## flow/config.mk

```make
export PLATFORM = sky130hd
export DESIGN_NAME = cpu
export DESIGN_NICKNAME = cpu
export VERILOG_FILES = /design/flow/design.v
export SDC_FILE = /design/flow/constraint.sdc
export NUM_CORES = 4
export LEC_CHECK = 0
export ABC_AREA = 1
export CAP_MARGIN = 20
export CORE_MARGIN = 2
export CORE_UTILIZATION = 72
export CTS_CLUSTER_DIAMETER = 170
export PLACE_DENSITY_LB_ADDON = 0.27
export SETUP_SLACK_MARGIN = 1.19
export SLEW_MARGIN = 20
```

## flow/constraint.sdc

```tcl
create_clock -name core_clock -period 4.19 [get_ports {clock}]
set_input_delay 0.8380 -clock core_clock [delete_from_list [all_inputs] [get_ports {clock}]]
set_output_delay 0.8380 -clock core_clock [all_outputs]
set_load 0.01 [all_outputs]
```

## flow/design.v

```verilog
module regfile(clock,raddr1,rout1,raddr2,rout2,wen,waddr,win);
    input clock;    
    input wen; 
    input [15:0] win;
    input [2:0] raddr1,raddr2;
    input [2:0] waddr;
    output [15:0] rout1,rout2;
    reg [15:0] ram[7:0];
    assign rout1 = ram[raddr1];
    assign rout2 = ram[raddr2];
    always @(posedge clock) 
    begin
        ram[0]<=16'b0;
        if (wen) 
        begin
            if(waddr!=0) ram[waddr]<= win;
        end
    end
endmodule
module fetch_module(clock,reset,brbus,inst,imem_addr,imem_data);
    input clock;
    input reset;
    input [17:0]brbus;
    output [11:0]imem_addr;  
    input [15:0]imem_data;   
    output [15:0]inst;  
    reg [15:0]inst;
    reg [15:0] pc;
    wire brbus_valid;  
    wire brbus_taken;  
    wire [15:0]brbus_offset;
    assign brbus_valid=brbus[17];
    assign brbus_taken=brbus[16];
    assign brbus_offset=brbus[15:0];
    wire [15:0]rom_out;
    assign imem_addr=pc[12:1];
    assign rom_out=imem_data;
    reg rom_en;
    always @(posedge clock) begin
        if(reset==1) begin
            rom_en<=0;
        end
        else begin
            rom_en<=1;
        end
    end
    always @(posedge clock) begin
        if(reset==1) begin
            pc<=0;
        end
        else if(brbus_taken==1) begin
            pc<=pc+brbus_offset;
        end
        else if(brbus_valid==1) begin
            pc<=pc+2;
        end
    end
    always @(posedge clock) begin
        if(reset==1) begin
            inst<=0;
        end
        else begin
            inst<=(rom_en==1)? rom_out:16'h0000;
        end
    end
endmodule  
module decode_module(clock,reset,inst,ex_dest,mem_dest,wb_dest,wbbus,brbus,idbus);
    input clock;
    input reset;
    input [15:0]inst;
    input [2:0] ex_dest,mem_dest,wb_dest;
    input [19:0]wbbus;
    output [55:0]idbus;
    reg [55:0] idbus;
    output [17:0]brbus;
    wire wbbus_valid;
    wire [2:0]wbbus_dest;
    wire [15:0]wbbus_value;
    reg idbus_valid;
    wire [3:0]idbus_op;
    wire [2:0]idbus_dest;
    wire [15:0]idbus_value1;
    wire [15:0]idbus_value2;
    wire [15:0]idbus_stvalue;
    reg brbus_valid;
    reg brbus_taken;
    reg [15:0]brbus_offset;
    assign wbbus_valid=wbbus[19];
    assign wbbus_dest=wbbus[18:16];
    assign wbbus_value=wbbus[15:0];
    reg [15:0] inst_save;
    reg inst_save_valid;
    always @(posedge clock) begin
        if(reset==1) begin
            inst_save<=0;
            inst_save_valid<=1'b0;
        end
        else begin
            if(brbus_valid==1) begin
                inst_save<=0;
                inst_save_valid<=1'b0;
            end
            else if(inst_save_valid==1'b0) begin
                inst_save<=inst;
                inst_save_valid<=1'b1;
            end
        end
    end
    reg [15:0] cur_inst;
    always @(*) begin
        if(inst_save_valid==0) begin
            cur_inst<=inst;
        end
        else begin
            cur_inst<=inst_save;
        end
    end
    reg [2:0]reg_rd_addr2;
    always @(*) begin
        if(cur_inst[15:12]==4'b1011) begin  
            reg_rd_addr2<=cur_inst[11:9];
        end
        else begin
            reg_rd_addr2<=cur_inst[5:3];
        end
    end
    regfile registers(.clock(clock),.raddr1(cur_inst[8:6]),.rout1(idbus_value1),.raddr2(reg_rd_addr2),
                .rout2(idbus_value2),.wen(wbbus_valid),.waddr(wbbus_dest),.win(wbbus_value));
    assign idbus_stvalue={{11{cur_inst[5]}},cur_inst[4:0]};
    assign idbus_op=cur_inst[15:12];
    assign idbus_dest=cur_inst[11:9];
    reg reset_over;
    always @(posedge clock) begin
        if(reset==1) begin
            reset_over<=0;
        end
        else begin
            reset_over<=1;
        end
    end
    always @(*) begin
        if(reset_over==1) begin
            brbus_valid<=1'b1;
        end
        else begin
            brbus_valid<=1'b0;
        end
        if((cur_inst[8:6]!=0)&&((cur_inst[8:6]==ex_dest)||(cur_inst[8:6]==mem_dest)||(cur_inst[8:6]==wb_dest))) begin
            brbus_valid<=1'b0;
        end
        if(cur_inst[15:14]!=4'b11) begin
            if((cur_inst[11:9]!=0)&&((cur_inst[11:9]==ex_dest)||(cur_inst[11:9]==mem_dest)||(cur_inst[11:9]==wb_dest))) begin
                brbus_valid<=1'b0;
            end
            if((cur_inst[15]==1'b0)||(cur_inst[15:12]==4'b1000)) begin
                if((cur_inst[5:3]!=0)&&((cur_inst[5:3]==ex_dest)||(cur_inst[5:3]==mem_dest)||(cur_inst[5:3]==wb_dest))) begin
                    brbus_valid<=1'b0;
                end
            end
        end
    end
    always @(*) begin
        brbus_taken<=1'b0;
        brbus_offset<=16'h0000;
        if(cur_inst[15:14]==2'b11) begin  
            if((cur_inst[8:6]==0)||((cur_inst[8:6]!=ex_dest)&&(cur_inst[8:6]!=mem_dest)&&(cur_inst[8:6]!=wb_dest))) begin
                case(cur_inst[10:9])
                    2'b00: begin  
                        if(idbus_value1==0) begin
                            brbus_taken<=1'b1;
                            brbus_offset<={{11{cur_inst[5]}},cur_inst[4:0]};
                        end
                    end
                    2'b01: begin  
                        if((idbus_value1[15]==0)&&(idbus_value1[14:0]!=0)) begin
                            brbus_taken<=1'b1;
                            brbus_offset<={{11{cur_inst[5]}},cur_inst[4:0]};
                        end
                    end
                    2'b10: begin  
                        if((idbus_value1[15]==1)||(idbus_value1==0)) begin
                            brbus_taken<=1'b1;
                            brbus_offset<={{11{cur_inst[5]}},cur_inst[4:0]};
                        end
                    end
                endcase
            end
        end
    end
    always @(posedge clock) begin
        if(reset==1) begin
            idbus_valid<=0;
        end
        else begin
            idbus_valid<=brbus_valid;
        end
    end
    assign brbus[17]=brbus_valid;
    assign brbus[16]=brbus_taken;
    assign brbus[15:0]=brbus_offset;
    always @(posedge clock) begin
        if(reset==1) begin
            idbus<=0;
        end
        else begin
            idbus[55]<=brbus_valid;
            idbus[54:51]<=idbus_op;
            idbus[50:48]<=idbus_dest;
            idbus[47:32]<=idbus_value1;
            idbus[31:16]<=idbus_value2;
            idbus[15:0]<=idbus_stvalue;
        end
    end
endmodule
module alu_module(clock,reset,idbus,exbus,ex_dest);
    input clock;
    input reset;
    input [55:0]idbus;
    output [39:0]exbus;
    reg [39:0]exbus;
    output [2:0]ex_dest;
    reg [2:0]ex_dest;
    wire idbus_valid;
    wire [3:0]idbus_op;
    wire [2:0]idbus_dest;
    wire [15:0]idbus_value1;
    wire [15:0]idbus_value2;
    wire [15:0]idbus_stvalue;
    reg exbus_valid;
    reg [3:0]exbus_op;
    reg [2:0]exbus_dest;
    reg [15:0]exbus_exresult;
    reg [15:0]exbus_stvalue;
    assign idbus_valid=idbus[55];
    assign idbus_op=idbus[54:51];
    assign idbus_dest=idbus[50:48];
    assign idbus_value1=idbus[47:32];
    assign idbus_value2=idbus[31:16];
    assign idbus_stvalue=idbus[15:0];
    always @(*) begin
        if(idbus_valid==1) begin
            ex_dest<=idbus_dest;
        end
        else begin
            ex_dest<=0;
        end
    end
    always @(*) begin
        exbus_valid<=0;
        exbus_op<=0;
        exbus_dest<=0;
        exbus_exresult<=16'h0000;
        exbus_stvalue<=16'h0000;
        if(idbus_valid==1'b1) begin
            exbus_valid<=1;
            exbus_op<=idbus_op;
            exbus_dest<=idbus_dest;
            case(idbus_op)
                4'b0001: begin  
                    exbus_exresult<=idbus_value1+idbus_value2;
                end
                4'b0010: begin  
                    exbus_exresult<=idbus_value1-idbus_value2;
                end
                4'b0011: begin  
                    exbus_exresult<=idbus_value1&idbus_value2;
                end
                4'b0100: begin  
                    exbus_exresult<=idbus_value1|idbus_value2;
                end
                4'b0101: begin  
                    exbus_exresult<=~idbus_value1;
                end
                4'b0110: begin  
                    exbus_exresult<=idbus_value1<<idbus_value2[3:0];
                end
                4'b0111: begin  
                    exbus_exresult<=(~(16'hffff>>idbus_value2[3:0]))|(idbus_value1>>idbus_value2[3:0]);
                end
                4'b1000: begin  
                    exbus_exresult<=idbus_value1>>idbus_value2[3:0];
                end
                4'b1001: begin  
                    exbus_exresult<=idbus_value1+idbus_stvalue;
                end
                4'b1010: begin  
                    exbus_exresult<=idbus_value1+idbus_stvalue;
                end
                4'b1011: begin  
                    exbus_exresult<=idbus_value1+idbus_stvalue;
                    exbus_stvalue<=idbus_value2;
                end
            endcase
        end
    end
    always @(posedge clock) begin
        if(reset==1) begin
            exbus<=0;
        end
        else begin
            exbus[39]<=exbus_valid;
            exbus[38:35]<=exbus_op;
            exbus[34:32]<=exbus_dest;
            exbus[31:16]<=exbus_exresult;
            exbus[15:0]<=exbus_stvalue;
        end
    end
endmodule 
module mem_module(clock,reset,exbus,membus,mem_dest,dmem_addr,dmem_we,dmem_wdata,dmem_rdata);
    input clock;
    input reset;
    output [11:0]dmem_addr;   
    output dmem_we;           
    output [15:0]dmem_wdata;  
    input [15:0]dmem_rdata;   
    input [39:0]exbus;
    output [39:0]membus;
    reg [39:0] membus;
    output [2:0]mem_dest;
    reg [2:0]mem_dest;
    wire exbus_valid;
    wire [3:0]exbus_op;
    wire [2:0]exbus_dest;
    wire [15:0]exbus_exresult;
    wire [15:0]exbus_stvalue;
    wire membus_valid;
    wire [3:0]membus_op;
    wire [2:0]membus_dest;
    wire [15:0]membus_exresult;
    wire [15:0]membus_memresult;
    assign exbus_valid=exbus[39];
    assign exbus_op=exbus[38:35];
    assign exbus_dest=exbus[34:32];
    assign exbus_exresult=exbus[31:16];
    assign exbus_stvalue=exbus[15:0];
    always @(*) begin
        if(exbus_valid==1) begin
            mem_dest<=exbus_dest;
        end
        else begin
            mem_dest<=0;
        end
end
    reg rd_wr;  
    always @(*) begin
        rd_wr<=0;
        if(exbus_op==4'b1011) begin  
            rd_wr<=1;
        end
    end
    assign membus_valid=exbus_valid;
    assign membus_op=exbus_op;
    assign membus_dest=exbus_dest;
    assign membus_exresult=exbus_exresult;
    assign dmem_addr=exbus_exresult[11:0];
    assign dmem_we=rd_wr;
    assign dmem_wdata=exbus_stvalue;
    assign membus_memresult=dmem_rdata;
    always @(posedge clock) begin
        if(reset==1) begin
            membus<=0;
        end
        else begin
            membus[39]<=membus_valid;
            membus[38:35]<=membus_op;
            membus[34:32]<=membus_dest;
            membus[31:16]<=membus_exresult;
            membus[15:0]<=membus_memresult;
        end
    end
endmodule 
module wb_module(clock,reset,membus,wbbus,wb_dest);
    input clock;
    input reset;
    input [39:0]membus;
    output [19:0]wbbus;
    reg [19:0]wbbus;
    output [2:0]wb_dest;
    reg [2:0]wb_dest;
    wire membus_valid;
    wire [3:0]membus_op;
    wire [2:0]membus_dest;
    wire [15:0]membus_exresult;
    wire [15:0]membus_memresult;
    reg wbbus_valid;
    reg [2:0]wbbus_dest;
    reg [15:0]wbbus_value;
    assign membus_valid=membus[39];
    assign membus_op=membus[38:35];
    assign membus_dest=membus[34:32];
    assign membus_exresult=membus[31:16];
    assign membus_memresult=membus[15:0];
    always @(*) begin
        if(membus_valid==1) begin
            wb_dest<=membus_dest;
        end
        else begin
            wb_dest<=0;
        end
    end
    always @(*) begin
        wbbus_valid<=0;
        wbbus_dest<=0;
        wbbus_value<=0;
        if(membus_valid==1) begin
            if((membus_op[3]==1'b0)||((membus_op[3:2]==2'b10)&&(membus_op[1:0]!=2'b11))) begin
                wbbus_valid<=1;
                wbbus_dest<=membus_dest;
                wbbus_value<=(membus_op[3:1]==3'b101)? membus_memresult:membus_exresult;
            end
        end
    end
    always @(*) begin
        wbbus[19]<=wbbus_valid;
        wbbus[18:16]<=wbbus_dest;
        wbbus[15:0]<=wbbus_value;
    end
endmodule
module cpu(clock,reset,imem_addr,imem_data,dmem_addr,dmem_we,dmem_wdata,dmem_rdata);
    input clock;
    input reset;
    output [11:0]imem_addr;
    input [15:0]imem_data;
    output [11:0]dmem_addr;
    output dmem_we;
    output [15:0]dmem_wdata;
    input [15:0]dmem_rdata;
    wire [17:0]brbus;
    wire [15:0]inst;
    wire [2:0] ex_dest,mem_dest,wb_dest;
    wire [19:0]wbbus;
    wire [55:0]idbus;
    wire [39:0]exbus;
    wire [39:0]membus;
    fetch_module fetch(.clock(clock),.reset(reset),.brbus(brbus),.inst(inst),.imem_addr(imem_addr),.imem_data(imem_data));
    decode_module decode(.clock(clock),.reset(reset),.inst(inst),.ex_dest(ex_dest),.mem_dest(mem_dest),
                        .wb_dest(wb_dest),.wbbus(wbbus),.brbus(brbus),.idbus(idbus));
    alu_module alu(.clock(clock),.reset(reset),.idbus(idbus),.exbus(exbus),.ex_dest(ex_dest));
    mem_module mem(.clock(clock),.reset(reset),.exbus(exbus),.membus(membus),.mem_dest(mem_dest),
                   .dmem_addr(dmem_addr),.dmem_we(dmem_we),.dmem_wdata(dmem_wdata),.dmem_rdata(dmem_rdata));
    wb_module wb(.clock(clock),.reset(reset),.membus(membus),.wbbus(wbbus),.wb_dest(wb_dest));
endmodule
```

## flow/run.sh

```bash
#!/bin/bash
# the make line also repeats each setting of config.mk as NAME=value (left out here)
make -C /OpenROAD-flow-scripts/flow DESIGN_CONFIG=/design/flow/config.mk WORK_HOME=/design/flow/orfs CLKGATE_MAP_FILE= finish
```

==> results_slide.txt, run 1 <==
Physical Implementation Snapshot

Outcome
  • Outcome: did not finish
  • Failed at: global routing (5_1_grt)
  • Error: [ERROR GRT-0232] Routing congestion too high. Check the congestion heatmap in the GUI.

Floorplanning
  • Placement Rows: 55
  • I/O pins: 75
  • Overall die area: 0.0240 mm²
  • Chip width: 155 µm
  • Floorplan die height: 155 µm
  • Initial Utilization: 0.729
  • Area of the placeable core: 0.0225 mm²

Clock network
  • Clock tree root driver cell: sky130_fd_sc_hd__clkbuf_16
  • Number of clock sinks: 301
  • Count of hold-fix buffers inserted at cts: 0
  • Number of levels in the clock H-tree: 1
  • Number of clock buffers inserted by TritonCTS: 30
  • Number of buffers between clock root and the deepest sink: 3

Yosys
  • Yosys warning count: 6
  • Proportion of synthesized flip-flops having asynchronous set or reset: 0
  • Sequential element share of the synthesized area: 0.436
  • Area share of and-or/or-and cells after synthesis: 0.140
  • Commonest flop: sky130_fd_sc_hd__dfxtp_1
  • Post-synthesis cell type count: 57
  • Number of enable-type register cells in the synthesized netlist: 112
  • Simple Share, Synth: 0.253
  • Portion of synthesized cell area occupied by the leading cell type: 0.231
  • Largest combinational cell category by area: simple AND/OR/NAND/NOR gates
  • Synth top cell by count: sky130_fd_sc_hd__nand2_1
  • Instance tally after logic synthesis: 2185
  • Total cell area reported by yosys after synthesis: 0.0164 mm²
  • Fraction of synthesized area in multiplexers: 0.00427
  • Leading post-synthesis cells by instance count: sky130_fd_sc_hd__nand2_1, sky130_fd_sc_hd__inv_1, sky130_fd_sc_hd__nor2_1
  • Count of instantiated cells in the yosys netlist: 2185
  • Adder-cell area share of the yosys netlist: 0.0269
  • Per-instance average area after synthesis: 7.51 µm²
  • Post-synthesis share of cell area spent on xor and xnor gates: 0.0267
  • Synthesis-stage register bit count: 301
  • Cell taking the most area after synthesis: sky130_fd_sc_hd__dfxtp_1
  • Cells taking the most area after synthesis: sky130_fd_sc_hd__dfxtp_1, sky130_fd_sc_hd__edfxtp_1, sky130_fd_sc_hd__nand2_1, sky130_fd_sc_hd__inv_1, sky130_fd_sc_hd__nor2_1
  • Area of the mapped netlist: 0.0164 mm²

Placed design
  • IO buf count: 74
  • Post-detailed-placement cell area: 0.0174 mm²
  • Final HPWL from detailed placement: 35.9 mm
  • Worst slack, placed: 0.131 ns
  • GP Congestion: 1.08

GRT
  • Total routing usage reported by global routing: 0.842
  • Sum of overflow across all layers after global routing: 156
==> metal layers <==
metal  overflow  global-route usage
met1          3               0.843
met2         71               0.960
met3          4               0.725
met4         78               0.865
met5          0               0.449
==> what timing repair did <==
item,CTS
cloned,6
resized,166
pin swaps,71
setup buffers,109
endpoints found under the setup margin,32
==> through the flow <==
stage,instances,util
4_1_cts,2641,0.890
3_3_place_gp,2470,0.773
3_5_place_dp,2470,0.773
2_1_floorplan,2200,-
==> inputs of run 2 (changes only) <==
ABC_AREA = default   (was 1)
CORE_UTILIZATION = 65   (was 72)
CTS_CLUSTER_DIAMETER = default   (was 170)
PLACE_DENSITY_LB_ADDON = default   (was 0.27)
SETUP_SLACK_MARGIN = default   (was 1.19)
clock period = 5.11 ns   (was 4.19 ns; I/O delays follow)
==> results_slide.txt, run 2 <==
Run Summary

Worst hold path
  • Hold WC Path Type: reg2reg
  • Count of cells along the worst hold path: 1
  • Start point of the worst min-delay path: alu.exbus[29]
  • Hold EP: mem.membus[29]

Yosys
  • Simple Share, Synth: 0.161 (-0.0924)
  • Yosys warning count: 6 (unchanged)
  • Largest combinational cell category by area: simple AND/OR/NAND/NOR gates
  • Commonest flop: sky130_fd_sc_hd__dfxtp_1
  • Per-instance average area after synthesis: 9.92 µm² (+32%)
  • Post-synthesis share of cell area spent on xor and xnor gates: 0.0289 (+0.00223)
  • Fraction of synthesized area in multiplexers: 0.122 (+0.117)
  • Cell taking the most area after synthesis: sky130_fd_sc_hd__dfxtp_1
  • Synthesis-stage register bit count: 301 (unchanged)
  • Area share of and-or/or-and cells after synthesis: 0.155 (+0.0152)
  • Leading post-synthesis cells by instance count: sky130_fd_sc_hd__nor2_1, sky130_fd_sc_hd__dfxtp_1, sky130_fd_sc_hd__edfxtp_1
  • Total cell area reported by yosys after synthesis: 0.0157 mm² (-4.0%)
  • Area of the mapped netlist: 0.0157 mm² (-4.0%)
  • Adder-cell area share of the yosys netlist: 0.0280 (+0.00112)
  • Sequential element share of the synthesized area: 0.454 (+0.0182)
  • Post-synthesis cell type count: 76 (+33%)
  • Portion of synthesized cell area occupied by the leading cell type: 0.240 (+0.00962)
  • Cells taking the most area after synthesis: sky130_fd_sc_hd__dfxtp_1, sky130_fd_sc_hd__edfxtp_1, sky130_fd_sc_hd__mux4_2, sky130_fd_sc_hd__mux2i_1, sky130_fd_sc_hd__nor2_1
  • Proportion of synthesized flip-flops having asynchronous set or reset: 0 (unchanged)
  • Number of enable-type register cells in the synthesized netlist: 112 (unchanged)
  • Instance tally after logic synthesis: 1587 (-27%)
  • Count of instantiated cells in the yosys netlist: 1587 (-27%)
  • Synth top cell by count: sky130_fd_sc_hd__nor2_1

STA
  • Final setup margin: 0.247 ns
  • Worst Skew: 0.0277 ns
  • Transition time at the pin with the least slew margin: 0.977 ns
  • Final setup violation count: 0
  • Final hold violation count: 0
  • Final max-slew violation count: 0
  • Final Cycle Share: 0.952
  • Time the final worst path needs with I/O delays and setup: 4.86 ns
  • Achievable Freq: 206 MHz
  • Max-slew headroom at the worst pin: 0.348

Power
  • Net switching share of the total power: 0.267
  • Power spent charging and discharging nets: 1.49 mW
  • Largest power group: sequential cells
  • Power density over the cells: 310 mW/mm²
  • Leakage power summed over all cells: 6.84 nW
  • Clock power frac: 0.386
  • Combinational cell fraction of total power: 0.145
  • Relative contribution of sequential cells to total power: 0.468
  • IR drop worst, VDD: 0.336 mV
  • Power consumed by the clock network: 2.16 mW
  • Seq pwr: 2.61 mW
  • P_comb: 0.810 mW
  • Design internal power: 4.09 mW

Floorplanning
  • Overall die area: 0.0255 mm² (+6.2%)
  • Initial Utilization: 0.667 (-0.0621)
  • Floorplan die height: 160 µm (+3.0%)
  • I/O pins: 75 (unchanged)
  • Chip width: 160 µm (+3.0%)
  • Placement Rows: 56 (+1.8%)
  • Area of the placeable core: 0.0236 mm² (+4.9%)

Placed design
  • Final HPWL from detailed placement: 31.5 mm (-12%)
  • GP Congestion: 0.993 (-8.3%)
  • IO buf count: 74 (unchanged)
  • Worst slack, placed: -0.0145 ns (-0.146 ns)
  • Post-detailed-placement cell area: 0.0169 mm² (-2.7%)

Routing
  • Vias: 13000
  • Pre-Repair DR Iteration Count: 6
  • Vias per inst: 6.50
  • Total wirelength of the detailed-routed design: 44.5 mm
  • Remaining routing DRC violations: 0
  • Detail-routed net length per standard cell: 22.3 µm
  • First DRT Iteration DRCs: 1597
  • Post-route antenna net violation count: 0

Job
  • Total number of warnings across the stage logs: 30
  • Tally of max-capacitance violations: 0

Critical path
  • Worst reg2reg path endpoint: fetch.pc[12]
  • Category of the worst setup path launch point: register
  • Depth of the worst register-to-register path: 21
  • Cell at the slowest stage of the critical path: sky130_fd_sc_hd__mux4_2
  • Family of cells with the greatest summed delay on the critical path: multiplexers
  • Max incr delay on CP: 0.44 ns
  • Setup Crit Path Kind: reg2reg
  • Slack of the worst reg-to-reg path: 0.25 ns
  • Kind of end point of the critical path: register
  • Cells along the critical path: mux2_4, buf_12, mux4_2, mux2i_2, nand3_1, nor4_2, buf_4, mux2i_4, and2_4, nor2_1, ha_1, fa_2, a21oi_2, o21ai_0, and2_1, o41ai_4, o21ai_2, o41ai_2, xor2_1, a211o_1, o211ai_2
  • Largest fanout on the critical path: 15
  • Combined buffer and inverter count along the critical path: 2
  • Startpoint of the lowest-slack register-to-register path: decode.inst_save_valid
  • Data arrival time at the worst-slack endpoint: 5.31 ns
  • Destination of the critical timing path: fetch.pc[12]
  • Required time of the critical path: 5.56 ns
  • Crit path from: decode.inst_save_valid
  • Logic depth of the worst path, buffers included: 21

GRT
  • Largest net degree at the start of global routing: 86
  • Number of global-route vias before repair: 12300
  • First-pass GRT wire length: 68.7 mm
  • Initial antenna violation count: 1
  • Total routing usage reported by global routing: 0.345
  • Sum of overflow across all layers after global routing: 0

Final layout
  • Filler cell count in the final layout: 1676
  • Final instance area: 0.0180 mm²
  • Area growth from synthesis to layout: 14.3%
  • Post-layout nets: 1719

Outcome
  • Outcome: timing/DRC/antenna clean

Clock network
  • Clock tree root driver cell: sky130_fd_sc_hd__clkbuf_16
  • Clock slew seen by the registers of the worst setup and hold paths: 0.07 ns
  • CTS tree: yes
  • Clock latency on the worst-skew pair: 0.57 ns
  • Number of buffers between clock root and the deepest sink: 3 (unchanged)
  • Number of clock buffers inserted by TritonCTS: 31 (+3.3%)
  • Number of levels in the clock H-tree: 1 (unchanged)
  • Number of clock sinks: 301 (unchanged)
## run 2: per-layer routing
| metal | share of wire | wire length [µm] | track usage |
|---|---|---|---|
| met5 | 0 | 0 | 0 |
| met4 | 0.041 | 1800 | 0.137 |
| met3 | 0.10 | 4460 | 0.0592 |
| met2 | 0.46 | 20400 | 0.555 |
| met1 | 0.40 | 17800 | 0.469 |
## run 2: through the flow
| stage | hold WS, ns | std cells | total power, mW | utilization | TNS, ns |
|---|---|---|---|---|---|
| finish | 0.457 | 1997 | 5.58 | 0.762 | 0 |
| global route | 0.474 | 1995 | 5.76 | 0.762 | -0.0371 |
| CTS | 0.463 | 1994 | 5.57 | 0.759 | 0 |
| detailed placement | 0.454 | 1935 | 3.44 | 0.717 | -0.0145 |
| global placement | 0.446 | 1935 | 3.43 | 0.717 | 0 |
| floorplan | 0.414 | 1602 | 3.18 | - | 0 |
## run 2: layout make-up
type,count,area [µm²],share of cell area
inverters,24,90.1,0.00501
flip-flops and latches,301,7150,0.397
clock inverters,21,156,0.00869
multi-input cells,1141,7980,0.443
clock buffers,37,830,0.0461
well taps,319,399,0.0222
diodes,2,5.00,0.000278
repair buffers,152,1390,0.0770
## run 2: repair_timing
item / in CTS / in global routing
hold buffers: 0 / 0
resized: 4 / 9
setup endpoints to repair: 1 / 3
pin swaps: 5 / 4
endpoints found under the hold margin: 0 / 0
setup buffers: 1 / 1
==> inputs of run 3 (changes only) <==
CORE_UTILIZATION = 72   (was 65)
PLACE_DENSITY = 0.76   (was default)
clock period = 4.81 ns   (was 5.11 ns; I/O delays follow)
==> results_slide.txt, run 3 <==
Run Summary

Yosys
  • Sequential element share of the synthesized area: 0.454 (unchanged)
  • Proportion of synthesized flip-flops having asynchronous set or reset: 0 (unchanged)
  • Area of the mapped netlist: 0.0157 mm² (unchanged)
  • Instance tally after logic synthesis: 1587 (unchanged)
  • Post-synthesis cell type count: 76 (unchanged)
  • Fraction of synthesized area in multiplexers: 0.122 (unchanged)
  • Total cell area reported by yosys after synthesis: 0.0157 mm² (unchanged)
  • Adder-cell area share of the yosys netlist: 0.0280 (unchanged)
  • Synthesis-stage register bit count: 301 (unchanged)
  • Largest combinational cell category by area: simple AND/OR/NAND/NOR gates
  • Commonest flop: sky130_fd_sc_hd__dfxtp_1
  • Number of enable-type register cells in the synthesized netlist: 112 (unchanged)
  • Count of instantiated cells in the yosys netlist: 1587 (unchanged)
  • Leading post-synthesis cells by instance count: sky130_fd_sc_hd__nor2_1, sky130_fd_sc_hd__dfxtp_1, sky130_fd_sc_hd__edfxtp_1
  • Post-synthesis share of cell area spent on xor and xnor gates: 0.0289 (unchanged)
  • Portion of synthesized cell area occupied by the leading cell type: 0.240 (unchanged)
  • Yosys warning count: 6 (unchanged)
  • Cells taking the most area after synthesis: sky130_fd_sc_hd__dfxtp_1, sky130_fd_sc_hd__edfxtp_1, sky130_fd_sc_hd__mux4_2, sky130_fd_sc_hd__mux2i_1, sky130_fd_sc_hd__nor2_1
  • Area share of and-or/or-and cells after synthesis: 0.155 (unchanged)
  • Per-instance average area after synthesis: 9.92 µm² (unchanged)
  • Cell taking the most area after synthesis: sky130_fd_sc_hd__dfxtp_1
  • Synth top cell by count: sky130_fd_sc_hd__nor2_1
  • Simple Share, Synth: 0.161 (unchanged)

STA
  • Max-slew headroom at the worst pin: 0.168 (-0.179)
  • Final setup violation count: 5 (+5)
  • Transition time at the pin with the least slew margin: 1.22 ns (+0.246 ns)
  • Time the final worst path needs with I/O delays and setup: 5.43 ns (+0.572 ns)
  • Final hold violation count: 0 (unchanged)
  • Worst Skew: 0.0219 ns (-0.00579 ns)
  • Final Cycle Share: 1.13 (+0.178)
  • Final max-slew violation count: 0 (unchanged)
  • RSZ-0062 raised after global routing: true
  • Smallest hold slack: 0.445 ns (-0.0124 ns)
  • Achievable Freq: 184 MHz (-11%)
  • Final setup margin: -0.624 ns (-0.872 ns)

Power
  • P_comb: 0.967 mW (+19%)
  • IR drop worst, VDD: 0.355 mV (+5.6%)
  • Combinational cell fraction of total power: 0.157 (+0.012)
  • Power density over the cells: 330 mW/mm² (+6.6%)
  • Largest power group: sequential cells
  • Leakage power summed over all cells: 7.16 nW (+4.6%)
  • Net switching share of the total power: 0.274 (+0.00683)
  • Design internal power: 4.48 mW (+9.8%)
  • Power consumed by the clock network: 2.42 mW (+12%)
  • Seq pwr: 2.79 mW (+7%)
  • Power spent charging and discharging nets: 1.69 mW (+14%)
  • Clock power frac: 0.392 (+0.006)
  • Relative contribution of sequential cells to total power: 0.451 (-0.017)
  • Design Power: 6.18 mW (+11%)

Routing
  • Inserted Diodes: 0 (-2)
  • First DRT Iteration DRCs: 2779 (+74%)
  • Total wirelength of the detailed-routed design: 55.0 mm (+24%)
  • Vias per inst: 7.28 (+12%)
  • Vias: 14600 (+12%)
  • Remaining routing DRC violations: 0 (unchanged)
  • Post-route antenna net violation count: 0 (unchanged)
  • Pre-Repair DR Iteration Count: 10 (+4)
  • Detail-routed net length per standard cell: 27.5 µm (+24%)

Critical path
  • Data arrival time at the worst-slack endpoint: 5.87 ns (+0.56 ns)
  • Slack of the worst reg-to-reg path: -0.62 ns (-0.87 ns)
  • Setup Crit Path Kind: reg2reg
  • Depth of the worst register-to-register path: 24 (+14%)
  • Worst reg2reg path endpoint: fetch.pc[12]
  • Destination of the critical timing path: fetch.pc[12]
  • Crit path from: decode.inst_save_valid
  • Cell at the slowest stage of the critical path: sky130_fd_sc_hd__o41ai_2
  • Cells along the critical path: buf_4, buf_4, mux2i_1, nand2_1, buf_12, o22ai_1, a21oi_2, nand4_1, nor4_4, buf_4, mux2i_4, and2_4, nor2_4, ha_4, fa_2, a21oi_4, o21ai_2, and2_4, o41ai_4, o21ai_2, o41ai_2, xor2_1, a211o_1, o211ai_2
  • Kind of end point of the critical path: register
  • Combined buffer and inverter count along the critical path: 4 (+2)
  • Family of cells with the greatest summed delay on the critical path: AND-OR/OR-AND gates
  • Logic depth of the worst path, buffers included: 24 (+14%)
  • Max incr delay on CP: 0.47 ns (+0.03 ns)
  • Worst path most repeated cell: sky130_fd_sc_hd__buf_4
  • Required time of the critical path: 5.25 ns (-0.31 ns)
  • Category of the worst setup path launch point: register
  • Startpoint of the lowest-slack register-to-register path: decode.inst_save_valid
  • Largest fanout on the critical path: 12 (-3)

Final layout
  • Final instance area: 0.0187 mm² (+3.9%)
  • Area growth from synthesis to layout: 18.7%
  • Post-layout nets: 1763 (+2.6%)

Job
  • Total number of warnings across the stage logs: 33 (+10%)
  • Tally of max-capacitance violations: 0 (unchanged)

GRT
  • Largest net degree at the start of global routing: 89 (+3.5%)
  • Sum of overflow across all layers after global routing: 0 (unchanged)
  • First-pass GRT wire length: 74.7 mm (+8.8%)
  • Total routing usage reported by global routing: 0.412 (+0.0667)
  • Initial antenna violation count: 0 (-1)
  • Number of global-route vias before repair: 13400 (+8.3%)

Placed design
  • IO buf count: 74 (unchanged)
  • Final HPWL from detailed placement: 32.1 mm (+1.9%)
  • Post-detailed-placement cell area: 0.0170 mm² (+0.70%)
  • GP Congestion: 1.01 (+1.6%)

Clock network
  • CTS tree: yes
  • Number of clock buffers inserted by TritonCTS: 30 (-3.2%)
  • Number of buffers between clock root and the deepest sink: 3 (unchanged)
  • Clock slew seen by the registers of the worst setup and hold paths: 0.07 ns (about the same)
  • Clock latency on the worst-skew pair: 0.57 ns (about the same)
  • Number of levels in the clock H-tree: 1 (unchanged)
  • Clock tree root driver cell: sky130_fd_sc_hd__clkbuf_16
  • Number of clock sinks: 301 (unchanged)

Outcome
  • Outcome: failed layout checks
  • Reasons for failing layout checks: negative setup slack

Floorplanning
  • I/O pins: 75 (unchanged)
  • Overall die area: 0.0231 mm² (-9.5%)
  • Placement Rows: 54 (-3.6%)
  • Area of the placeable core: 0.0216 mm² (-8.4%)
  • Initial Utilization: 0.728 (+0.0614)
  • Chip width: 152 µm (-4.9%)
  • Floorplan die height: 152 µm (-4.9%)

Worst hold path
  • Hold EP: mem.membus[29]
  • Count of cells along the worst hold path: 1 (unchanged)
  • Hold WC Path Type: reg2reg
  • Start point of the worst min-delay path: alu.exbus[29]
-- run 3: metrics by stage --
stage / std cells / utilization / TNS (ns) / setup WS, ns
floorplan: 1602 / - / -0.104 / -0.104
global placement: 1909 / 0.788 / -0.352 / -0.214
detailed placement: 1909 / 0.788 / -0.616 / -0.308
CTS: 1974 / 0.843 / 0 / 0.00384
global route: 1999 / 0.865 / -2.46 / -0.719
finish: 1999 / 0.865 / -1.67 / -0.624
-- run 3: cell type report --
| cell class | count | area (µm²) |
|---|---|---|
| clock buffer | 38 | 843 |
| fill | 1010 | 2920 |
| multi-input combinational | 1142 | 8240 |
| inverter | 24 | 93.8 |
| timing repair buffer | 196 | 1840 |
| clock inverter | 18 | 173 |
| tap | 280 | 350 |
| sequential | 301 | 7150 |
-- run 3: what timing repair did --
action / 4_1_cts / 5_1_grt
hold buffers: 0 / 0
endpoints found under the setup margin: 6 / 8
buffers inserted: 7 / 20
gates cloned: 2 / 1
gates resized: 17 / 56
pin swaps: 16 / 27
-- run 3: per-layer routing --
metal / GRT usage / vias to the layer above / part of all wire
met2: 0.649 / 1438 / 0.43
met1: 0.548 / 6733 / 0.33
met5: 0 / - / 0
met3: 0.0850 / 425 / 0.15
met4: 0.203 / 0 / 0.085
li1: - / 5962 / -
==> inputs of run 4 (changes only) <==
CORE_UTILIZATION = 40   (was 72)
PLACE_DENSITY = default   (was 0.76)
clock period = 6.81 ns   (was 4.81 ns; I/O delays follow)
==> results_slide.txt, run 4 <==
Run Summary

Critical path
  • Startpoint of the lowest-slack register-to-register path: decode.inst_save_valid
  • Category of the worst setup path launch point: register
  • Largest fanout on the critical path: 21 (+9)
  • Destination of the critical timing path: fetch.pc[12]
  • Combined buffer and inverter count along the critical path: 3 (-1)
  • Data arrival time at the worst-slack endpoint: 6.68 ns (+0.81 ns)
  • Depth of the worst register-to-register path: 22 (-8.3%)
  • Worst path most repeated cell: sky130_fd_sc_hd__buf_4
  • Kind of end point of the critical path: register
  • Logic depth of the worst path, buffers included: 22 (-8.3%)
  • Setup Crit Path Kind: reg2reg
  • Max incr delay on CP: 0.52 ns (+0.05 ns)
  • Worst reg2reg path endpoint: fetch.pc[12]
  • Cell at the slowest stage of the critical path: sky130_fd_sc_hd__mux2_2
  • Slack of the worst reg-to-reg path: 0.58 ns (+1.21 ns)
  • Required time of the critical path: 7.26 ns (+2.01 ns)
  • Crit path from: decode.inst_save_valid
  • Cells along the critical path: buf_4, mux2_2, mux4_2, mux2i_1, nand4_1, nor4_4, mux2i_1, buf_4, and2_1, buf_4, nor2_1, ha_1, fa_1, a21oi_1, o21ai_0, and2_1, o41ai_1, o21ai_0, o41ai_1, xor2_1, a211o_1, o211ai_2
  • Family of cells with the greatest summed delay on the critical path: AND-OR/OR-AND gates

Routing
  • Pre-Repair DR Iteration Count: 6 (-4)
  • Vias per inst: 5.69 (-22%)
  • Detail-routed net length per standard cell: 21.0 µm (-24%)
  • First DRT Iteration DRCs: 1040 (-63%)
  • Vias: 12300 (-15%)
  • Total wirelength of the detailed-routed design: 45.5 mm (-17%)
  • Remaining routing DRC violations: 0 (unchanged)
  • Post-route antenna net violation count: 0 (unchanged)
  • Inserted Diodes: 0 (unchanged)

Worst hold path
  • Start point of the worst min-delay path: alu.exbus[28]
  • Count of cells along the worst hold path: 1 (unchanged)
  • Hold WC Path Type: reg2reg
  • Hold EP: mem.membus[28]

Floorplanning
  • Initial Utilization: 0.406 (-0.322)
  • Placement Rows: 72 (+33%)
  • Area of the placeable core: 0.0387 mm² (+79%)
  • I/O pins: 75 (unchanged)
  • Floorplan die height: 202 µm (+33%)
  • Overall die area: 0.0410 mm² (+78%)
  • Chip width: 202 µm (+33%)

Clock network
  • Clock tree root driver cell: sky130_fd_sc_hd__clkbuf_16
  • CTS tree: yes
  • Number of clock buffers inserted by TritonCTS: 35 (+17%)
  • Clock latency on the worst-skew pair: 0.53 ns (-0.04 ns)
  • Number of levels in the clock H-tree: 2 (+1)
  • Buffers inserted by post-CTS timing repair: 0 (-7)
  • Number of clock sinks: 301 (unchanged)
  • Number of buffers between clock root and the deepest sink: 3 (unchanged)
  • Clock slew seen by the registers of the worst setup and hold paths: 0.06 ns (about the same)

Yosys
  • Cell taking the most area after synthesis: sky130_fd_sc_hd__dfxtp_1
  • Fraction of synthesized area in multiplexers: 0.122 (unchanged)
  • Commonest flop: sky130_fd_sc_hd__dfxtp_1
  • Synth top cell by count: sky130_fd_sc_hd__nor2_1
  • Instance tally after logic synthesis: 1587 (unchanged)
  • Proportion of synthesized flip-flops having asynchronous set or reset: 0 (unchanged)
  • Area of the mapped netlist: 0.0157 mm² (unchanged)
  • Synthesis-stage register bit count: 301 (unchanged)
  • Yosys warning count: 6 (unchanged)
  • Portion of synthesized cell area occupied by the leading cell type: 0.240 (unchanged)
  • Area share of and-or/or-and cells after synthesis: 0.155 (unchanged)
  • Count of instantiated cells in the yosys netlist: 1587 (unchanged)
  • Sequential element share of the synthesized area: 0.454 (unchanged)
  • Post-synthesis cell type count: 76 (unchanged)
  • Leading post-synthesis cells by instance count: sky130_fd_sc_hd__nor2_1, sky130_fd_sc_hd__dfxtp_1, sky130_fd_sc_hd__edfxtp_1
  • Total cell area reported by yosys after synthesis: 0.0157 mm² (unchanged)
  • Per-instance average area after synthesis: 9.92 µm² (unchanged)
  • Largest combinational cell category by area: simple AND/OR/NAND/NOR gates
  • Adder-cell area share of the yosys netlist: 0.0280 (unchanged)
  • Simple Share, Synth: 0.161 (unchanged)
  • Cells taking the most area after synthesis: sky130_fd_sc_hd__dfxtp_1, sky130_fd_sc_hd__edfxtp_1, sky130_fd_sc_hd__mux4_2, sky130_fd_sc_hd__mux2i_1, sky130_fd_sc_hd__nor2_1
  • Number of enable-type register cells in the synthesized netlist: 112 (unchanged)
  • Post-synthesis share of cell area spent on xor and xnor gates: 0.0289 (unchanged)

GRT
  • First-pass GRT wire length: 70.0 mm (-6.3%)
  • Number of global-route vias before repair: 12000 (-10%)
  • Largest net degree at the start of global routing: 89 (unchanged)
  • Total routing usage reported by global routing: 0.220 (-0.192)
  • Initial antenna violation count: 0 (unchanged)
  • Sum of overflow across all layers after global routing: 0 (unchanged)

Power
  • P_comb: 0.579 mW (-40%)
  • Design Power: 4.37 mW (-29%)
  • Leakage power summed over all cells: 6.73 nW (-6.0%)
  • Net switching share of the total power: 0.265 (-0.00911)
  • Power density over the cells: 242 mW/mm² (-27%)
  • Power consumed by the clock network: 1.83 mW (-24%)
  • Largest power group: sequential cells
  • Power spent charging and discharging nets: 1.16 mW (-32%)
  • Relative contribution of sequential cells to total power: 0.449 (-0.002)
  • Design internal power: 3.21 mW (-28%)
  • Seq pwr: 1.97 mW (-29%)
  • Combinational cell fraction of total power: 0.132 (-0.025)
  • IR drop worst, VDD: 0.139 mV (-61%)
  • Clock power frac: 0.418 (+0.026)

STA
  • Achievable Freq: 161 MHz (-13%)
  • Final hold violation count: 0 (unchanged)
  • Worst Skew: 0.0145 ns (-0.00744 ns)
  • Time the final worst path needs with I/O delays and setup: 6.23 ns (+0.791 ns)
  • Smallest hold slack: 0.456 ns (+0.0113 ns)
  • Final max-slew violation count: 0 (unchanged)
  • Final Cycle Share: 0.914 (-0.216)
  • Final sum of negative setup slack: 0 ns (+1.67 ns)
  • RSZ-0062 raised after global routing: false
  • Max-slew headroom at the worst pin: 0.335 (+0.167)
  • Transition time at the pin with the least slew margin: 0.995 ns (-0.228 ns)
  • Final setup violation count: 0 (-5)

Outcome
  • Outcome: timing/DRC/antenna clean

Job
  • Tally of max-capacitance violations: 0 (unchanged)
  • Total number of warnings across the stage logs: 28 (-15%)

Placed design
  • GP Congestion: 0.948 (-6.0%)
  • Final HPWL from detailed placement: 32.4 mm (+0.97%)
  • IO buf count: 74 (unchanged)

Final layout
  • Area growth from synthesis to layout: 14.8%
  • Final cell utilization of the core: 0.467 (-0.398)
  • Post-layout nets: 1686 (-4.4%)
run 4: stage by stage:
step | setup slack, ns | instance area, µm² | std cells
after floorplan | 1.65 | 15800 | 1602
after global placement | 0.531 | 16800 | 2095
after detailed placement | 0.342 | 16900 | 2097
after CTS | 0.291 | 18000 | 2161
after global routing | 0.0676 | 18100 | 2163
final | 0.584 | 18100 | 2163
run 4: what timing repair did:
item	in CTS	in global routing
hold buffers	0	0
resized	0	3
setup endpoints to repair	0	1
endpoints found under the hold margin	0	0
run 4: final cells by class:
type,instances,area [µm²]
Multi-Input combinational cell,1141,7960
Inverter,24,90.1
Fill cell,3611,20700
Tap cell,518,648
Clock inverter,22,186
Timing Repair Buffer,115,1080
Sequential cell,301,7150
Clock buffer,42,952
run 4: metal layers:
metal  routed length (µm)  GRT usage  vias up
met1                19900      0.301     5951
met2                21100      0.356      453
met5                    0          0        -
met3                 2870     0.0293      100
met4                 1590     0.0819        0
li1                     -          -     5806
==> inputs of run 5 (changes only) <==
ABC_AREA = 0   (was default)
CELL_PAD_IN_SITES_DETAIL_PLACEMENT = 0   (was default)
CORE_UTILIZATION = 63   (was 40)
GPL_ROUTABILITY_DRIVEN = 1   (was default)
HOLD_SLACK_MARGIN = -0.04   (was default)
PLACE_DENSITY_LB_ADDON = 0.25   (was default)
SLEW_MARGIN = 15   (was 20)
TNS_END_PERCENT = 40   (was default)
clock period = 7.23 ns   (was 6.81 ns; I/O delays follow)
==> results_slide.txt, run 5 <==
Run Summary

STA
  • Final setup violation count: 0 (unchanged)
  • Time the final worst path needs with I/O delays and setup: 6.62 ns (+0.392 ns)
  • Final hold violation count: 0 (unchanged)
  • Final max-slew violation count: 0 (unchanged)
  • Max-slew headroom at the worst pin: 0.244 (-0.0907)
  • Final Cycle Share: 0.915 (+0.00106)
  • Smallest hold slack: 0.441 ns (-0.0151 ns)
  • Achievable Freq: 151 MHz (-5.9%)
  • Final setup margin: 0.612 ns (+0.0283 ns)
  • Transition time at the pin with the least slew margin: 1.13 ns (+0.135 ns)
  • Final sum of negative setup slack: 0 ns (unchanged)
  • Worst Skew: 0.0268 ns (+0.0123 ns)
  • RSZ-0062 raised after global routing: false

Clock network
  • Number of clock buffers inserted by TritonCTS: 29 (-17%)
  • Buffers inserted by post-CTS timing repair: 0 (unchanged)
  • Number of levels in the clock H-tree: 1 (-1)
  • Clock tree root driver cell: sky130_fd_sc_hd__clkbuf_16
  • Number of buffers between clock root and the deepest sink: 3 (unchanged)
  • Cell resize tally after clock tree synthesis: 0 (unchanged)
  • Clock latency on the worst-skew pair: 0.57 ns (+0.04 ns)
  • CTS tree: yes
  • Clock slew seen by the registers of the worst setup and hold paths: 0.07 ns (about the same)
  • Count of hold-fix buffers inserted at cts: 0 (unchanged)
  • Number of clock sinks: 301 (unchanged)

Critical path
  • Kind of end point of the critical path: register
  • Largest fanout on the critical path: 49 (+130%)
  • Max incr delay on CP: 0.78 ns (+0.26 ns)
  • Slack of the worst reg-to-reg path: 0.61 ns (+0.03 ns)
  • Category of the worst setup path launch point: register
  • Depth of the worst register-to-register path: 21 (-4.5%)
  • Required time of the critical path: 7.73 ns (+0.47 ns)
  • Logic depth of the worst path, buffers included: 21 (-4.5%)
  • Crit path from: decode.inst_save[6]
  • Cells along the critical path: mux2_4, mux4_2, mux2i_1, nand4_1, nor4_2, mux2i_1, buf_4, and2_1, buf_4, nor2_1, ha_1, fa_1, a21oi_1, o21ai_0, and2_1, o41ai_1, o21ai_0, o41ai_1, xor2_1, a211o_1, o211ai_2
  • Setup Crit Path Kind: reg2reg
  • Cell at the slowest stage of the critical path: sky130_fd_sc_hd__mux2_4
  • Startpoint of the lowest-slack register-to-register path: decode.inst_save[6]
  • Family of cells with the greatest summed delay on the critical path: multiplexers
  • Worst reg2reg path endpoint: fetch.pc[12]
  • Destination of the critical timing path: fetch.pc[12]
  • Data arrival time at the worst-slack endpoint: 7.12 ns (+0.44 ns)
  • Combined buffer and inverter count along the critical path: 2 (-1)

Power
  • Combinational cell fraction of total power: 0.135 (+0.003)
  • IR drop worst, VDD: 0.214 mV (+54%)
  • Power spent charging and discharging nets: 1.02 mW (-12%)
  • P_comb: 0.539 mW (-6.9%)
  • Clock power frac: 0.403 (-0.015)
  • Seq pwr: 1.85 mW (-6%)
  • Relative contribution of sequential cells to total power: 0.463 (+0.014)
  • Largest power group: sequential cells
  • Net switching share of the total power: 0.256 (-0.00914)
  • Power density over the cells: 228 mW/mm² (-5.9%)
  • Leakage power summed over all cells: 6.57 nW (-2.3%)
  • Design internal power: 2.98 mW (-7.4%)
  • Design Power: 4.00 mW (-8.6%)
  • Power consumed by the clock network: 1.61 mW (-12%)

GRT
  • First-pass GRT wire length: 67.6 mm (-3.4%)
  • Largest net degree at the start of global routing: 92 (+3.4%)
  • Initial antenna violation count: 0 (unchanged)
  • Total routing usage reported by global routing: 0.332 (+0.112)
  • Number of global-route vias before repair: 12100 (+0.84%)
  • Sum of overflow across all layers after global routing: 0 (unchanged)

Yosys
  • Fraction of synthesized area in multiplexers: 0.122 (unchanged)
  • Proportion of synthesized flip-flops having asynchronous set or reset: 0 (unchanged)
  • Portion of synthesized cell area occupied by the leading cell type: 0.240 (unchanged)
  • Simple Share, Synth: 0.161 (unchanged)
  • Cells taking the most area after synthesis: sky130_fd_sc_hd__dfxtp_1, sky130_fd_sc_hd__edfxtp_1, sky130_fd_sc_hd__mux4_2, sky130_fd_sc_hd__mux2i_1, sky130_fd_sc_hd__nor2_1
  • Leading post-synthesis cells by instance count: sky130_fd_sc_hd__nor2_1, sky130_fd_sc_hd__dfxtp_1, sky130_fd_sc_hd__edfxtp_1
  • Yosys warning count: 6 (unchanged)
  • Post-synthesis share of cell area spent on xor and xnor gates: 0.0289 (unchanged)
  • Synth top cell by count: sky130_fd_sc_hd__nor2_1
  • Cell taking the most area after synthesis: sky130_fd_sc_hd__dfxtp_1
  • Area of the mapped netlist: 0.0157 mm² (unchanged)
  • Commonest flop: sky130_fd_sc_hd__dfxtp_1
  • Post-synthesis cell type count: 76 (unchanged)
  • Per-instance average area after synthesis: 9.92 µm² (unchanged)
  • Sequential element share of the synthesized area: 0.454 (unchanged)
  • Largest combinational cell category by area: simple AND/OR/NAND/NOR gates
  • Area share of and-or/or-and cells after synthesis: 0.155 (unchanged)
  • Total cell area reported by yosys after synthesis: 0.0157 mm² (unchanged)
  • Number of enable-type register cells in the synthesized netlist: 112 (unchanged)
  • Instance tally after logic synthesis: 1587 (unchanged)
  • Synthesis-stage register bit count: 301 (unchanged)
  • Adder-cell area share of the yosys netlist: 0.0280 (unchanged)
  • Count of instantiated cells in the yosys netlist: 1587 (unchanged)

Worst hold path
  • Hold EP: mem.membus[29]
  • Count of cells along the worst hold path: 1 (unchanged)
  • Hold WC Path Type: reg2reg
  • Start point of the worst min-delay path: alu.exbus[29]

Routing
  • Total wirelength of the detailed-routed design: 43.7 mm (-4.1%)
  • Pre-Repair DR Iteration Count: 5 (-1)
  • Remaining routing DRC violations: 0 (unchanged)
  • Inserted Diodes: 0 (unchanged)
  • First DRT Iteration DRCs: 1495 (+44%)
  • Vias: 12700 (+3.1%)
  • Detail-routed net length per standard cell: 22.4 µm (+6.6%)
  • Vias per inst: 6.52 (+15%)
  • Post-route antenna net violation count: 0 (unchanged)

Placed design
  • Worst slack, placed: 0.725 ns (+0.383 ns)
  • Post-detailed-placement cell area: 0.0165 mm² (-2.2%)
  • Cells after DPL: 1890 (-9.9%)
  • IO buf count: 74 (unchanged)
  • GP Congestion: 0.977 (+3.1%)
  • Final HPWL from detailed placement: 30.4 mm (-6.4%)

Floorplanning
  • Chip width: 162 µm (-20%)
  • Overall die area: 0.0263 mm² (-36%)
  • Initial Utilization: 0.644 (+0.237)
  • Placement Rows: 57 (-21%)
  • I/O pins: 75 (unchanged)
  • Area of the placeable core: 0.0245 mm² (-37%)
  • Floorplan die height: 162 µm (-20%)

Outcome
  • Outcome: timing/DRC/antenna clean

Final layout
  • Area growth from synthesis to layout: 11.5%
  • Final cell utilization of the core: 0.718 (+0.251)
  • Post-layout nets: 1667 (-1.1%)
  • Final non-filler cell total: 1946 (-10%)
  • Final instance area: 0.0176 mm² (-2.8%)

Job
  • Total number of warnings across the stage logs: 28 (unchanged)
  • Tally of max-capacitance violations: 0 (unchanged)
## run 5: routing by layer
layer,global-route usage,vias to the layer above,part of all wire
met2,0.532,760,0.46
li1,-,5763,-
met1,0.453,6030,0.40
met5,0,-,0
met4,0.137,0,0.043
met3,0.0511,138,0.098
## run 5: area by class of cell
type / instances / area [µm²]
clock inverter: 14 / 211
multi-input combinational: 1141 / 7930
clock buffer: 40 / 815
fill: 1756 / 6900
sequential: 301 / 7150
inverter: 24 / 90.1
tap: 324 / 405
timing repair buffer: 102 / 957
==> inputs of run 6 (changes only) <==
ABC_AREA = 1   (was 0)
CAP_MARGIN = 10   (was 20)
CORE_UTILIZATION = 71   (was 63)
CTS_CLUSTER_SIZE = 14   (was default)
GPL_TIMING_DRIVEN = 1   (was default)
HOLD_SLACK_MARGIN = default   (was -0.04)
PLACE_DENSITY_LB_ADDON = 0.29   (was 0.25)
SETUP_SLACK_MARGIN = 0.7   (was default)
SLEW_MARGIN = 20   (was 15)
TNS_END_PERCENT = 55   (was 40)
clock period = 4.05 ns   (was 7.23 ns; I/O delays follow)
==> results_slide.txt, run 6 <==
Physical Implementation Snapshot

Yosys
  • Leading post-synthesis cells by instance count: sky130_fd_sc_hd__nand2_1, sky130_fd_sc_hd__inv_1, sky130_fd_sc_hd__nor2_1
  • Sequential element share of the synthesized area: 0.436 (-0.0182)
  • Cells taking the most area after synthesis: sky130_fd_sc_hd__dfxtp_1, sky130_fd_sc_hd__edfxtp_1, sky130_fd_sc_hd__nand2_1, sky130_fd_sc_hd__inv_1, sky130_fd_sc_hd__nor2_1
  • Total cell area reported by yosys after synthesis: 0.0164 mm² (+4.2%)
  • Count of instantiated cells in the yosys netlist: 2185 (+38%)
  • Post-synthesis share of cell area spent on xor and xnor gates: 0.0267 (-0.00223)
  • Synthesis-stage register bit count: 301 (unchanged)
  • Area share of and-or/or-and cells after synthesis: 0.140 (-0.0152)
  • Commonest flop: sky130_fd_sc_hd__dfxtp_1
  • Portion of synthesized cell area occupied by the leading cell type: 0.231 (-0.00962)
  • Number of enable-type register cells in the synthesized netlist: 112 (unchanged)
  • Synth top cell by count: sky130_fd_sc_hd__nand2_1
  • Instance tally after logic synthesis: 2185 (+38%)
  • Proportion of synthesized flip-flops having asynchronous set or reset: 0 (unchanged)
  • Fraction of synthesized area in multiplexers: 0.00427 (-0.117)
  • Largest combinational cell category by area: simple AND/OR/NAND/NOR gates
  • Adder-cell area share of the yosys netlist: 0.0269 (-0.00112)
  • Yosys warning count: 6 (unchanged)
  • Per-instance average area after synthesis: 7.51 µm² (-24%)
  • Post-synthesis cell type count: 57 (-25%)
  • Area of the mapped netlist: 0.0164 mm² (+4.2%)
  • Cell taking the most area after synthesis: sky130_fd_sc_hd__dfxtp_1
  • Simple Share, Synth: 0.253 (+0.0924)

GRT
  • Total routing usage reported by global routing: 0.785
  • Sum of overflow across all layers after global routing: 88

Floorplanning
  • Overall die area: 0.0243 mm² (-7.4%)
  • Chip width: 156 µm (-3.8%)
  • Floorplan die height: 156 µm (-3.8%)
  • Initial Utilization: 0.724 (+0.0808)
  • Area of the placeable core: 0.0226 mm² (-7.4%)
  • Placement Rows: 55 (-3.5%)
  • I/O pins: 75 (unchanged)

Clock network
  • Number of clock sinks: 301 (unchanged)
  • Number of buffers between clock root and the deepest sink: 3 (unchanged)
  • Number of clock buffers inserted by TritonCTS: 30 (+3.4%)
  • Clock tree root driver cell: sky130_fd_sc_hd__clkbuf_16
  • Number of levels in the clock H-tree: 1 (unchanged)
  • Count of hold-fix buffers inserted at cts: 0 (unchanged)

Outcome
  • Outcome: did not finish
  • Failed at: global routing (5_1_grt)
  • Error: [ERROR GRT-0232] Routing congestion too high. Check the congestion heatmap in the GUI.

Placed design
  • Cells after DPL: 2481 (+31%)
  • IO buf count: 74 (unchanged)
  • Final HPWL from detailed placement: 36.0 mm (+18%)
  • GP Congestion: 1.07 (+9.0%)
## run 6: timing repair
action,CTS
gates cloned,8
endpoints found under the setup margin,17
pin swaps,41
gates resized,88
buffers inserted,45
## run 6: stage by stage
step	util	hold WS [ns]	instance area (µm²)	worst slack, ns	total power, mW
global placement	0.767	0.396	17400	0.279	4.71
detailed placement	0.767	0.407	17400	0.0488	4.75
CTS	0.851	0.425	19300	0.474	7.58
floorplan	-	0.388	16500	0.619	4.29
## run 6: layer usage
layer	overflow	GRT usage
met5	0	0.280
met4	46	0.789
met3	3	0.646
met2	38	0.929
met1	1	0.794
==> inputs of run 7 (changes only) <==
ABC_AREA = default   (was 1)
CAP_MARGIN = 20   (was 10)
CELL_PAD_IN_SITES_DETAIL_PLACEMENT = 1   (was 0)
CORE_ASPECT_RATIO = 1.5   (was default)
CORE_UTILIZATION = 40   (was 71)
CTS_CLUSTER_SIZE = default   (was 14)
GPL_ROUTABILITY_DRIVEN = default   (was 1)
GPL_TIMING_DRIVEN = default   (was 1)
MAX_ROUTING_LAYER = met4   (was default)
PLACE_DENSITY_LB_ADDON = 0.05   (was 0.29)
SETUP_SLACK_MARGIN = default   (was 0.7)
SLEW_MARGIN = 25   (was 20)
TNS_END_PERCENT = default   (was 55)
clock period = 8.0 ns   (was 4.05 ns; I/O delays follow)
==> results_slide.txt, run 7 <==
Run Summary

Outcome
  • Outcome: timing/DRC/antenna clean

Yosys
  • Proportion of synthesized flip-flops having asynchronous set or reset: 0 (unchanged)
  • Yosys warning count: 6 (unchanged)
  • Area share of and-or/or-and cells after synthesis: 0.155 (+0.0152)
  • Cell taking the most area after synthesis: sky130_fd_sc_hd__dfxtp_1
  • Portion of synthesized cell area occupied by the leading cell type: 0.240 (+0.00962)
  • Area of the mapped netlist: 0.0157 mm² (-4.0%)
  • Leading post-synthesis cells by instance count: sky130_fd_sc_hd__nor2_1, sky130_fd_sc_hd__dfxtp_1, sky130_fd_sc_hd__edfxtp_1
  • Synth top cell by count: sky130_fd_sc_hd__nor2_1
  • Adder-cell area share of the yosys netlist: 0.0280 (+0.00112)
  • Cells taking the most area after synthesis: sky130_fd_sc_hd__dfxtp_1, sky130_fd_sc_hd__edfxtp_1, sky130_fd_sc_hd__mux4_2, sky130_fd_sc_hd__mux2i_1, sky130_fd_sc_hd__nor2_1
  • Number of enable-type register cells in the synthesized netlist: 112 (unchanged)
  • Instance tally after logic synthesis: 1587 (-27%)
  • Per-instance average area after synthesis: 9.92 µm² (+32%)
  • Simple Share, Synth: 0.161 (-0.0924)
  • Count of instantiated cells in the yosys netlist: 1587 (-27%)
  • Synthesis-stage register bit count: 301 (unchanged)
  • Sequential element share of the synthesized area: 0.454 (+0.0182)
  • Post-synthesis share of cell area spent on xor and xnor gates: 0.0289 (+0.00223)
  • Post-synthesis cell type count: 76 (+33%)
  • Total cell area reported by yosys after synthesis: 0.0157 mm² (-4.0%)
  • Commonest flop: sky130_fd_sc_hd__dfxtp_1
  • Fraction of synthesized area in multiplexers: 0.122 (+0.117)
  • Largest combinational cell category by area: simple AND/OR/NAND/NOR gates

Critical path
  • Max incr delay on CP: 0.82 ns
  • Required time of the critical path: 8.42 ns
  • Setup Crit Path Kind: reg2reg
  • Family of cells with the greatest summed delay on the critical path: multiplexers
  • Logic depth of the worst path, buffers included: 20
  • Destination of the critical timing path: fetch.pc[12]
  • Combined buffer and inverter count along the critical path: 1
  • Cells along the critical path: mux2_4, mux4_2, mux2i_1, nand4_1, nor4_2, mux2i_1, buf_4, and2_1, nor2_1, ha_1, fa_1, a21oi_1, o21ai_0, and2_1, o41ai_1, o21ai_0, o41ai_1, xor2_1, a211o_1, o211ai_2
  • Worst reg2reg path endpoint: fetch.pc[12]
  • Largest fanout on the critical path: 49
  • Cell at the slowest stage of the critical path: sky130_fd_sc_hd__mux2_4
  • Data arrival time at the worst-slack endpoint: 7.41 ns
  • Crit path from: fetch.inst[6]
  • Startpoint of the lowest-slack register-to-register path: fetch.inst[6]
  • Category of the worst setup path launch point: register
  • Depth of the worst register-to-register path: 20
  • Slack of the worst reg-to-reg path: 1.01 ns
  • Kind of end point of the critical path: register

Clock network
  • Number of buffers between clock root and the deepest sink: 3 (unchanged)
  • Clock slew seen by the registers of the worst setup and hold paths: 0.06 ns
  • Number of clock sinks: 301 (unchanged)
  • Number of clock buffers inserted by TritonCTS: 31 (+3.3%)
  • Clock tree root driver cell: sky130_fd_sc_hd__clkbuf_16
  • Number of levels in the clock H-tree: 1 (unchanged)
  • Cell resize tally after clock tree synthesis: 0 (-100%)
  • Buffers inserted by post-CTS timing repair: 0 (-100%)
  • CTS tree: yes
  • Count of hold-fix buffers inserted at cts: 0 (unchanged)
  • Clock latency on the worst-skew pair: 0.58 ns

GRT
  • Total routing usage reported by global routing: 0.266
  • Largest net degree at the start of global routing: 56
  • Sum of overflow across all layers after global routing: 0
  • First-pass GRT wire length: 81.0 mm
  • Initial antenna violation count: 0
  • Number of global-route vias before repair: 13200

Floorplanning
  • Floorplan die height: 247 µm (+58%)
  • Overall die area: 0.0410 mm² (+68%)
  • Initial Utilization: 0.403 (-0.322)
  • Placement Rows: 89 (+62%)
  • I/O pins: 75 (unchanged)
  • Chip width: 166 µm (+6.4%)
  • Area of the placeable core: 0.0391 mm² (+73%)

STA
  • Final setup margin: 1.01 ns
  • Final sum of negative setup slack: 0 ns
  • Smallest hold slack: 0.454 ns
  • Final Cycle Share: 0.873
  • RSZ-0062 raised after global routing: false
  • Final hold violation count: 0
  • Worst Skew: 0.0178 ns
  • Transition time at the pin with the least slew margin: 1.08 ns
  • Time the final worst path needs with I/O delays and setup: 6.99 ns
  • Final max-slew violation count: 0
  • Achievable Freq: 143 MHz
  • Max-slew headroom at the worst pin: 0.276
  • Final setup violation count: 0

Final layout
  • Area growth from synthesis to layout: 12.8%
  • Final non-filler cell total: 2126
  • Post-layout nets: 1673
  • Area of the multi-input gates: 0.00794 mm²
  • Area taken by flip-flops and latches: 0.00715 mm²
  • Filler cell count in the final layout: 4333

Power
  • Leakage power summed over all cells: 6.57 nW
  • Design internal power: 2.61 mW
  • Power density over the cells: 202 mW/mm²
  • Power consumed by the clock network: 1.40 mW
  • Seq pwr: 1.67 mW
  • P_comb: 0.517 mW
  • Combinational cell fraction of total power: 0.144
  • Clock power frac: 0.390
  • Net switching share of the total power: 0.272
  • Power spent charging and discharging nets: 0.976 mW
  • IR drop worst, VDD: 0.152 mV
  • Relative contribution of sequential cells to total power: 0.466
  • Largest power group: sequential cells

Placed design
  • Final HPWL from detailed placement: 39.3 mm (+9.4%)
  • Worst slack, placed: 0.996 ns (+0.947 ns)
  • IO buf count: 74 (unchanged)
  • Cells after DPL: 2072 (-16%)
  • GP Congestion: 0.978 (-8.2%)

Worst hold path
  • Hold EP: mem.membus[31]
  • Start point of the worst min-delay path: alu.exbus[31]
  • Hold WC Path Type: reg2reg
  • Count of cells along the worst hold path: 1

Job
  • Total number of warnings across the stage logs: 28
  • Tally of max-capacitance violations: 0

Routing
  • Total wirelength of the detailed-routed design: 53.4 mm
  • Vias per inst: 5.84
  • Vias: 12400
  • Remaining routing DRC violations: 0
  • First DRT Iteration DRCs: 712
  • Detail-routed net length per standard cell: 25.1 µm
  • Post-route antenna net violation count: 0
  • Inserted Diodes: 0
  • Pre-Repair DR Iteration Count: 4
[run 7: metrics by stage]
| stage | area [µm²] | total power [mW] | util |
|---|---|---|---|
| floorplan | 15800 | 2.03 | - |
| global placement | 16800 | 2.21 | 0.429 |
| detailed placement | 16800 | 2.22 | 0.429 |
| CTS | 17700 | 3.62 | 0.454 |
| global route | 17800 | 3.72 | 0.454 |
| finish | 17800 | 3.59 | 0.454 |
[run 7: metal layers]
layer | GRT usage | share of wire
met1 | 0.279 | 0.38
met2 | 0.493 | 0.54
met3 | 0.0218 | 0.026
met4 | 0.146 | 0.062
met5 | - | 0
[run 7: layout make-up]
type,instances,share of cell area
timing repair buffer,106,0.0551
inverter,24,0.00507
tap,500,0.0352
sequential,301,0.403
clock inverter,6,0.00218
multi-input combinational,1141,0.447
clock buffer,48,0.0526
Power figures rest on the tool's default switching activity, not on a simulated workload.
